==> run R: inputs <==
==> flow/design.v <==
module chip_to_symbol 
(
input logic         i_clk,
input logic         i_rst_n,
input logic         i_stream,
input logic         i_stream_valid,
output logic [3:0]  o_symbol,
output logic        o_symbol_valid       
);
logic [4:0] r_bit_counter;
logic [31:0] r_received_chip;
logic [5:0] s_ones_counter[15:0];
logic	[31:0]	chip_values [15:0];  
initial 
begin
	chip_values[0] 		=  32'b11011001110000110101001000101110;
	chip_values[8] 		=  32'b11101101100111000011010100100010;
	chip_values[4] 		=  32'b00101110110110011100001101010010;
	chip_values[12] 	=  32'b00100010111011011001110000110101;
	chip_values[2] 		=  32'b01010010001011101101100111000011;
	chip_values[10] 	=  32'b00110101001000101110110110011100;
	chip_values[6] 		=  32'b11000011010100100010111011011001;
	chip_values[14] 	=  32'b10011100001101010010001011101101;
	chip_values[1] 		=  32'b10001100100101100000011101111011;
	chip_values[9] 		=  32'b10111000110010010110000001110111;
	chip_values[5] 		=  32'b01111011100011001001011000000111;
	chip_values[13] 	=  32'b01110111101110001100100101100000;
	chip_values[3]		=  32'b00000111011110111000110010010110;
	chip_values[11]		=  32'b01100000011101111011100011001001;
	chip_values[7] 		=  32'b10010110000001110111101110001100;
	chip_values[15] 	=  32'b11001001011000000111011110111000;
end
always_ff@(posedge i_clk , negedge i_rst_n)
begin
    if(!i_rst_n)
    begin
        r_bit_counter <= 'd0;
    end
    else if(r_bit_counter=='d31) 
    begin
        r_bit_counter <= 'd0;
    end
    else if(i_stream_valid)
    begin
        r_bit_counter <= r_bit_counter + 'd1;
    end
end
always_ff@(posedge i_clk , negedge i_rst_n)
begin
    if(!i_rst_n)
    begin
        r_received_chip <= 'd0;
		for(int i = 0 ; i<16 ; i++)
        begin
			s_ones_counter[i] <= 'd0;
		end
    end
	else if (r_bit_counter==31)
	begin
		for(int i = 0 ; i<16 ; i++)
        begin
			s_ones_counter[i] <= 'd0;
		end
	end
    else if(i_stream_valid)
    begin
        r_received_chip[r_bit_counter]<= i_stream;
        for(int i = 0 ; i<16 ; i++)
        begin
            s_ones_counter[i] <= s_ones_counter[i] + (i_stream ~^ chip_values[i][r_bit_counter]);
        end
    end    
end
	always@(*)
		begin
			if((s_ones_counter[0]>=s_ones_counter[1]) && (s_ones_counter[0]>=s_ones_counter[2]) && (s_ones_counter[0]>=s_ones_counter[3]) && (s_ones_counter[0]>=s_ones_counter[4]) && (s_ones_counter[0]>=s_ones_counter[5]) && (s_ones_counter[0]>=s_ones_counter[6]) && (s_ones_counter[0]>=s_ones_counter[7]) && (s_ones_counter[0]>=s_ones_counter[8]) && (s_ones_counter[0]>=s_ones_counter[9]) && (s_ones_counter[0]>=s_ones_counter[10]) && (s_ones_counter[0]>=s_ones_counter[11]) && (s_ones_counter[0]>=s_ones_counter[12]) && (s_ones_counter[0]>=s_ones_counter[13]) && (s_ones_counter[0]>=s_ones_counter[14]) && (s_ones_counter[0]>=s_ones_counter[15]) ) 
			begin
				o_symbol = 'd0;
			end
			else if((s_ones_counter[1]>=s_ones_counter[0]) && (s_ones_counter[1]>=s_ones_counter[2]) && (s_ones_counter[1]>=s_ones_counter[3]) && (s_ones_counter[1]>=s_ones_counter[4]) && (s_ones_counter[1]>=s_ones_counter[5]) && (s_ones_counter[1]>=s_ones_counter[6]) && (s_ones_counter[1]>=s_ones_counter[7]) && (s_ones_counter[1]>=s_ones_counter[8]) && (s_ones_counter[1]>=s_ones_counter[9]) && (s_ones_counter[1]>=s_ones_counter[10]) && (s_ones_counter[1]>=s_ones_counter[11]) && (s_ones_counter[1]>=s_ones_counter[12]) && (s_ones_counter[1]>=s_ones_counter[13]) && (s_ones_counter[1]>=s_ones_counter[14]) && (s_ones_counter[1]>=s_ones_counter[15]) ) 
			begin
				o_symbol = 'd1;
			end
			else if((s_ones_counter[2]>=s_ones_counter[0]) && (s_ones_counter[2]>=s_ones_counter[1]) && (s_ones_counter[2]>=s_ones_counter[3]) && (s_ones_counter[2]>=s_ones_counter[4]) && (s_ones_counter[2]>=s_ones_counter[5]) && (s_ones_counter[2]>=s_ones_counter[6]) && (s_ones_counter[2]>=s_ones_counter[7]) && (s_ones_counter[2]>=s_ones_counter[8]) && (s_ones_counter[2]>=s_ones_counter[9]) && (s_ones_counter[2]>=s_ones_counter[10]) && (s_ones_counter[2]>=s_ones_counter[11]) && (s_ones_counter[2]>=s_ones_counter[12]) && (s_ones_counter[2]>=s_ones_counter[13]) && (s_ones_counter[2]>=s_ones_counter[14]) && (s_ones_counter[2]>=s_ones_counter[15]) ) 
			begin
				o_symbol = 'd2;
			end
			else if((s_ones_counter[3]>=s_ones_counter[0]) && (s_ones_counter[3]>=s_ones_counter[1]) && (s_ones_counter[3]>=s_ones_counter[2]) && (s_ones_counter[3]>=s_ones_counter[4]) && (s_ones_counter[3]>=s_ones_counter[5]) && (s_ones_counter[3]>=s_ones_counter[6]) && (s_ones_counter[3]>=s_ones_counter[7]) && (s_ones_counter[3]>=s_ones_counter[8]) && (s_ones_counter[3]>=s_ones_counter[9]) && (s_ones_counter[3]>=s_ones_counter[10]) && (s_ones_counter[3]>=s_ones_counter[11]) && (s_ones_counter[3]>=s_ones_counter[12]) && (s_ones_counter[3]>=s_ones_counter[13]) && (s_ones_counter[3]>=s_ones_counter[14]) && (s_ones_counter[3]>=s_ones_counter[15]) ) 
			begin
				o_symbol = 'd3;
			end
			else if((s_ones_counter[4]>=s_ones_counter[0]) && (s_ones_counter[4]>=s_ones_counter[1]) && (s_ones_counter[4]>=s_ones_counter[2]) && (s_ones_counter[4]>=s_ones_counter[3]) && (s_ones_counter[4]>=s_ones_counter[5]) && (s_ones_counter[4]>=s_ones_counter[6]) && (s_ones_counter[4]>=s_ones_counter[7]) && (s_ones_counter[4]>=s_ones_counter[8]) && (s_ones_counter[4]>=s_ones_counter[9]) && (s_ones_counter[4]>=s_ones_counter[10]) && (s_ones_counter[4]>=s_ones_counter[11]) && (s_ones_counter[4]>=s_ones_counter[12]) && (s_ones_counter[4]>=s_ones_counter[13]) && (s_ones_counter[4]>=s_ones_counter[14]) && (s_ones_counter[4]>=s_ones_counter[15]) ) 
			begin
				o_symbol = 'd4;
			end
			else if((s_ones_counter[5]>=s_ones_counter[0]) && (s_ones_counter[5]>=s_ones_counter[1]) && (s_ones_counter[5]>=s_ones_counter[2]) && (s_ones_counter[5]>=s_ones_counter[3]) && (s_ones_counter[5]>=s_ones_counter[4]) && (s_ones_counter[5]>=s_ones_counter[6]) && (s_ones_counter[5]>=s_ones_counter[7]) && (s_ones_counter[5]>=s_ones_counter[8]) && (s_ones_counter[5]>=s_ones_counter[9]) && (s_ones_counter[5]>=s_ones_counter[10]) && (s_ones_counter[5]>=s_ones_counter[11]) && (s_ones_counter[5]>=s_ones_counter[12]) && (s_ones_counter[5]>=s_ones_counter[13]) && (s_ones_counter[5]>=s_ones_counter[14]) && (s_ones_counter[5]>=s_ones_counter[15]) ) 
			begin
				o_symbol = 'd5;
			end
			else if((s_ones_counter[6]>=s_ones_counter[0]) && (s_ones_counter[6]>=s_ones_counter[1]) && (s_ones_counter[6]>=s_ones_counter[2]) && (s_ones_counter[6]>=s_ones_counter[3]) && (s_ones_counter[6]>=s_ones_counter[4]) && (s_ones_counter[6]>=s_ones_counter[5]) && (s_ones_counter[6]>=s_ones_counter[7]) && (s_ones_counter[6]>=s_ones_counter[8]) && (s_ones_counter[6]>=s_ones_counter[9]) && (s_ones_counter[6]>=s_ones_counter[10]) && (s_ones_counter[6]>=s_ones_counter[11]) && (s_ones_counter[6]>=s_ones_counter[12]) && (s_ones_counter[6]>=s_ones_counter[13]) && (s_ones_counter[6]>=s_ones_counter[14]) && (s_ones_counter[6]>=s_ones_counter[15]) ) 
			begin
				o_symbol = 'd6;
			end
			else if((s_ones_counter[7]>=s_ones_counter[0]) && (s_ones_counter[7]>=s_ones_counter[1]) && (s_ones_counter[7]>=s_ones_counter[2]) && (s_ones_counter[7]>=s_ones_counter[3]) && (s_ones_counter[7]>=s_ones_counter[4]) && (s_ones_counter[7]>=s_ones_counter[5]) && (s_ones_counter[7]>=s_ones_counter[6]) && (s_ones_counter[7]>=s_ones_counter[8]) && (s_ones_counter[7]>=s_ones_counter[9]) && (s_ones_counter[7]>=s_ones_counter[10]) && (s_ones_counter[7]>=s_ones_counter[11]) && (s_ones_counter[7]>=s_ones_counter[12]) && (s_ones_counter[7]>=s_ones_counter[13]) && (s_ones_counter[7]>=s_ones_counter[14]) && (s_ones_counter[7]>=s_ones_counter[15]) ) 
			begin
				o_symbol = 'd7;
			end
			else if((s_ones_counter[8]>=s_ones_counter[0]) && (s_ones_counter[8]>=s_ones_counter[1]) && (s_ones_counter[8]>=s_ones_counter[2]) && (s_ones_counter[8]>=s_ones_counter[3]) && (s_ones_counter[8]>=s_ones_counter[4]) && (s_ones_counter[8]>=s_ones_counter[5]) && (s_ones_counter[8]>=s_ones_counter[6]) && (s_ones_counter[8]>=s_ones_counter[7]) && (s_ones_counter[8]>=s_ones_counter[9]) && (s_ones_counter[8]>=s_ones_counter[10]) && (s_ones_counter[8]>=s_ones_counter[11]) && (s_ones_counter[8]>=s_ones_counter[12]) && (s_ones_counter[8]>=s_ones_counter[13]) && (s_ones_counter[8]>=s_ones_counter[14]) && (s_ones_counter[8]>=s_ones_counter[15]) ) 
			begin
				o_symbol = 'd8;
			end
			else if((s_ones_counter[9]>=s_ones_counter[0]) && (s_ones_counter[9]>=s_ones_counter[1]) && (s_ones_counter[9]>=s_ones_counter[2]) && (s_ones_counter[9]>=s_ones_counter[3]) && (s_ones_counter[9]>=s_ones_counter[4]) && (s_ones_counter[9]>=s_ones_counter[5]) && (s_ones_counter[9]>=s_ones_counter[6]) && (s_ones_counter[9]>=s_ones_counter[7]) && (s_ones_counter[9]>=s_ones_counter[8]) && (s_ones_counter[9]>=s_ones_counter[10]) && (s_ones_counter[9]>=s_ones_counter[11]) && (s_ones_counter[9]>=s_ones_counter[12]) && (s_ones_counter[9]>=s_ones_counter[13]) && (s_ones_counter[9]>=s_ones_counter[14]) && (s_ones_counter[9]>=s_ones_counter[15]) ) 
			begin
				o_symbol = 'd9;
			end
			else if((s_ones_counter[10]>=s_ones_counter[0]) && (s_ones_counter[10]>=s_ones_counter[1]) && (s_ones_counter[10]>=s_ones_counter[2]) && (s_ones_counter[10]>=s_ones_counter[3]) && (s_ones_counter[10]>=s_ones_counter[4]) && (s_ones_counter[10]>=s_ones_counter[5]) && (s_ones_counter[10]>=s_ones_counter[6]) && (s_ones_counter[10]>=s_ones_counter[7]) && (s_ones_counter[10]>=s_ones_counter[8]) && (s_ones_counter[10]>=s_ones_counter[9]) && (s_ones_counter[10]>=s_ones_counter[11]) && (s_ones_counter[10]>=s_ones_counter[12]) && (s_ones_counter[10]>=s_ones_counter[13]) && (s_ones_counter[10]>=s_ones_counter[14]) && (s_ones_counter[10]>=s_ones_counter[15]) ) 
			begin
				o_symbol = 'd10;
			end
			else if((s_ones_counter[11]>=s_ones_counter[0]) && (s_ones_counter[11]>=s_ones_counter[1]) && (s_ones_counter[11]>=s_ones_counter[2]) && (s_ones_counter[11]>=s_ones_counter[3]) && (s_ones_counter[11]>=s_ones_counter[4]) && (s_ones_counter[11]>=s_ones_counter[5]) && (s_ones_counter[11]>=s_ones_counter[6]) && (s_ones_counter[11]>=s_ones_counter[7]) && (s_ones_counter[11]>=s_ones_counter[8]) && (s_ones_counter[11]>=s_ones_counter[9]) && (s_ones_counter[11]>=s_ones_counter[10]) && (s_ones_counter[11]>=s_ones_counter[12]) && (s_ones_counter[11]>=s_ones_counter[13]) && (s_ones_counter[11]>=s_ones_counter[14]) && (s_ones_counter[11]>=s_ones_counter[15]) ) 
			begin
				o_symbol = 'd11;
			end
			else if((s_ones_counter[12]>=s_ones_counter[0]) && (s_ones_counter[12]>=s_ones_counter[1]) && (s_ones_counter[12]>=s_ones_counter[2]) && (s_ones_counter[12]>=s_ones_counter[3]) && (s_ones_counter[12]>=s_ones_counter[4]) && (s_ones_counter[12]>=s_ones_counter[5]) && (s_ones_counter[12]>=s_ones_counter[6]) && (s_ones_counter[12]>=s_ones_counter[7]) && (s_ones_counter[12]>=s_ones_counter[8]) && (s_ones_counter[12]>=s_ones_counter[9]) && (s_ones_counter[12]>=s_ones_counter[10]) && (s_ones_counter[12]>=s_ones_counter[11]) && (s_ones_counter[12]>=s_ones_counter[13]) && (s_ones_counter[12]>=s_ones_counter[14]) && (s_ones_counter[12]>=s_ones_counter[15]) ) 
			begin
				o_symbol = 'd12;
			end
			else if((s_ones_counter[13]>=s_ones_counter[0]) && (s_ones_counter[13]>=s_ones_counter[1]) && (s_ones_counter[13]>=s_ones_counter[2]) && (s_ones_counter[13]>=s_ones_counter[3]) && (s_ones_counter[13]>=s_ones_counter[4]) && (s_ones_counter[13]>=s_ones_counter[5]) && (s_ones_counter[13]>=s_ones_counter[6]) && (s_ones_counter[13]>=s_ones_counter[7]) && (s_ones_counter[13]>=s_ones_counter[8]) && (s_ones_counter[13]>=s_ones_counter[9]) && (s_ones_counter[13]>=s_ones_counter[10]) && (s_ones_counter[13]>=s_ones_counter[11]) && (s_ones_counter[13]>=s_ones_counter[12]) && (s_ones_counter[13]>=s_ones_counter[15]) && (s_ones_counter[13]>=s_ones_counter[14]) ) 
			begin
				o_symbol = 'd13;
			end
			else if((s_ones_counter[14]>=s_ones_counter[0]) && (s_ones_counter[14]>=s_ones_counter[1]) && (s_ones_counter[14]>=s_ones_counter[2]) && (s_ones_counter[14]>=s_ones_counter[3]) && (s_ones_counter[14]>=s_ones_counter[4]) && (s_ones_counter[14]>=s_ones_counter[5]) && (s_ones_counter[14]>=s_ones_counter[6]) && (s_ones_counter[14]>=s_ones_counter[7]) && (s_ones_counter[14]>=s_ones_counter[8]) && (s_ones_counter[14]>=s_ones_counter[9]) && (s_ones_counter[14]>=s_ones_counter[10]) && (s_ones_counter[14]>=s_ones_counter[11]) && (s_ones_counter[14]>=s_ones_counter[12]) && (s_ones_counter[14]>=s_ones_counter[13]) && (s_ones_counter[14]>=s_ones_counter[15]) ) 
			begin
				o_symbol = 'd14;
			end
			else
				begin
				o_symbol = 'd15;
				end
			end
assign o_symbol_valid = (r_bit_counter==31);  
endmodule
==> flow/run.sh <==
#!/bin/bash
# the make line also repeats each setting of config.mk as NAME=value (left out here)
make -C /OpenROAD-flow-scripts/flow DESIGN_CONFIG=/design/flow/config.mk WORK_HOME=/design/flow/orfs CLKGATE_MAP_FILE= finish
==> flow/config.mk <==
export PLATFORM = sky130hd
export DESIGN_NAME = chip_to_symbol
export DESIGN_NICKNAME = chip_to_symbol
export VERILOG_FILES = /design/flow/design.v
export SDC_FILE = /design/flow/constraint.sdc
export NUM_CORES = 4
export LEC_CHECK = 0
export ABC_AREA = 1
export CAP_MARGIN = 35
export CORE_ASPECT_RATIO = 0.5
export CORE_MARGIN = 7
export CORE_UTILIZATION = 57
export CTS_CLUSTER_DIAMETER = 236
export CTS_CLUSTER_SIZE = 98
export HOLD_SLACK_MARGIN = 0.29
export PLACE_DENSITY = 0.4
export SETUP_SLACK_MARGIN = 2.88
export SLEW_MARGIN = 20
export TNS_END_PERCENT = 15
==> flow/constraint.sdc <==
create_clock -name core_clock -period 10.0 [get_ports {i_clk}]
set_input_delay 2.0000 -clock core_clock [delete_from_list [all_inputs] [get_ports {i_clk}]]
set_output_delay 2.0000 -clock core_clock [all_outputs]
set_load 0.01 [all_outputs]
==> run E: changes against run R <==
==> flow/config.mk (replaced) <==
export PLATFORM = sky130hd
export DESIGN_NAME = chip_to_symbol
export DESIGN_NICKNAME = chip_to_symbol
export VERILOG_FILES = /design/flow/design.v
export SDC_FILE = /design/flow/constraint.sdc
export NUM_CORES = 4
export LEC_CHECK = 0
export CAP_MARGIN = 20
export CORE_MARGIN = 2
export CORE_UTILIZATION = 72
export CTS_CLUSTER_SIZE = 76
export PLACE_DENSITY_LB_ADDON = 0.01
export SLEW_MARGIN = 20
==> flow/constraint.sdc (replaced) <==
create_clock -name core_clock -period 5.15 [get_ports {i_clk}]
set_input_delay 1.0300 -clock core_clock [delete_from_list [all_inputs] [get_ports {i_clk}]]
set_output_delay 1.0300 -clock core_clock [all_outputs]
set_load 0.01 [all_outputs]
==> run A: changes against run R <==
==> flow/config.mk (replaced) <==
export PLATFORM = sky130hd
export DESIGN_NAME = chip_to_symbol
export DESIGN_NICKNAME = chip_to_symbol
export VERILOG_FILES = /design/flow/design.v
export SDC_FILE = /design/flow/constraint.sdc
export NUM_CORES = 4
export LEC_CHECK = 0
export CAP_MARGIN = 35
export CORE_MARGIN = 2
export CORE_UTILIZATION = 72
export CTS_CLUSTER_DIAMETER = 54
export CTS_CLUSTER_SIZE = 17
export PLACE_DENSITY_LB_ADDON = 0.07
export SETUP_SLACK_MARGIN = 0.93
export SLEW_MARGIN = 20
==> flow/constraint.sdc (replaced) <==
create_clock -name core_clock -period 3.12 [get_ports {i_clk}]
set_input_delay 0.6240 -clock core_clock [delete_from_list [all_inputs] [get_ports {i_clk}]]
set_output_delay 0.6240 -clock core_clock [all_outputs]
set_load 0.01 [all_outputs]
==> impl_metrics.py <==
# Flow results
metrics = {
    "outcome": {
        "stop_stage": "clock tree synthesis (4_1_cts)",
        "status": "did not finish",
        "error": "[ERROR DPL-0038] Utilization greater than 100%, impossible to legalize",
    },
    "yosys": {
        "ys_top_cells_by_count": "761 x ha_1, 285 x a21oi_1, 189 x nor2_1",
        "synthesis.nets": 3652,
        "synth_cell_types": 72,
        "synth-simple-area-share": 0.193,
        "top_area_frac": 0.400,
        "synth_area_um2": 23800,
        "syn_inst": 2887,
        "synthAdderAreaFrac": 0.400,
    },
    "placed_design": {
        "dpl_cell_area_um2": 30000,
    },
    "die": {
        "die_width_um": 186,
        "die_h_um": 186,
    },
}
Source of the figures above: run A

==> impl_metrics.py <==
# Generated from Yosys and OpenROAD reports
metrics = {
    "outcome": {
        "status": "no timing/DRC/antenna violations",
    },
    "yosys": {
        "synthesis.nets": 3896,
        "syn_inst": 3131,
        "synth_area_um2": 22600,
        "ys_top_cells_by_count": "761 x ha_1, 523 x nand2_1, 370 x inv_1",
        "synth-simple-area-share": 0.233,
        "synthAdderAreaFrac": 0.421,
        "top_area_frac": 0.421,
    },
    "sta": {
        "hold_viol_final": 0,
        "rsz0062_at_grt": "false",
    },
    "finish": {
        "seq_area_frac": 0.106,
    },
    "placed_design": {
        "dpl_cell_area_um2": 23600,
    },
}
Source of the figures above: run R

==> impl_metrics.py <==
# Generated from Yosys and OpenROAD reports
metrics = {
    "yosys": {
        "synth_area_um2": 23800,
        "synth-simple-area-share": 0.193,
        "syn_inst": 2887,
        "ys_top_cells_by_count": "761 x ha_1, 285 x a21oi_1, 189 x nor2_1",
        "synthAdderAreaFrac": 0.400,
        "synthesis.nets": 3652,
    },
    "outcome": {
        "status": "complete, but fails checks",
        "so_faults": "setup timing",
    },
    "die": {
        "die_h_um": 186,
    },
    "sta": {
        "setup_viol": 3,
        "setup_ws_ns": -0.161,
    },
    "placed_design": {
        "dpl_cell_area_um2": 25500,
    },
}
Source of the figures above: run E

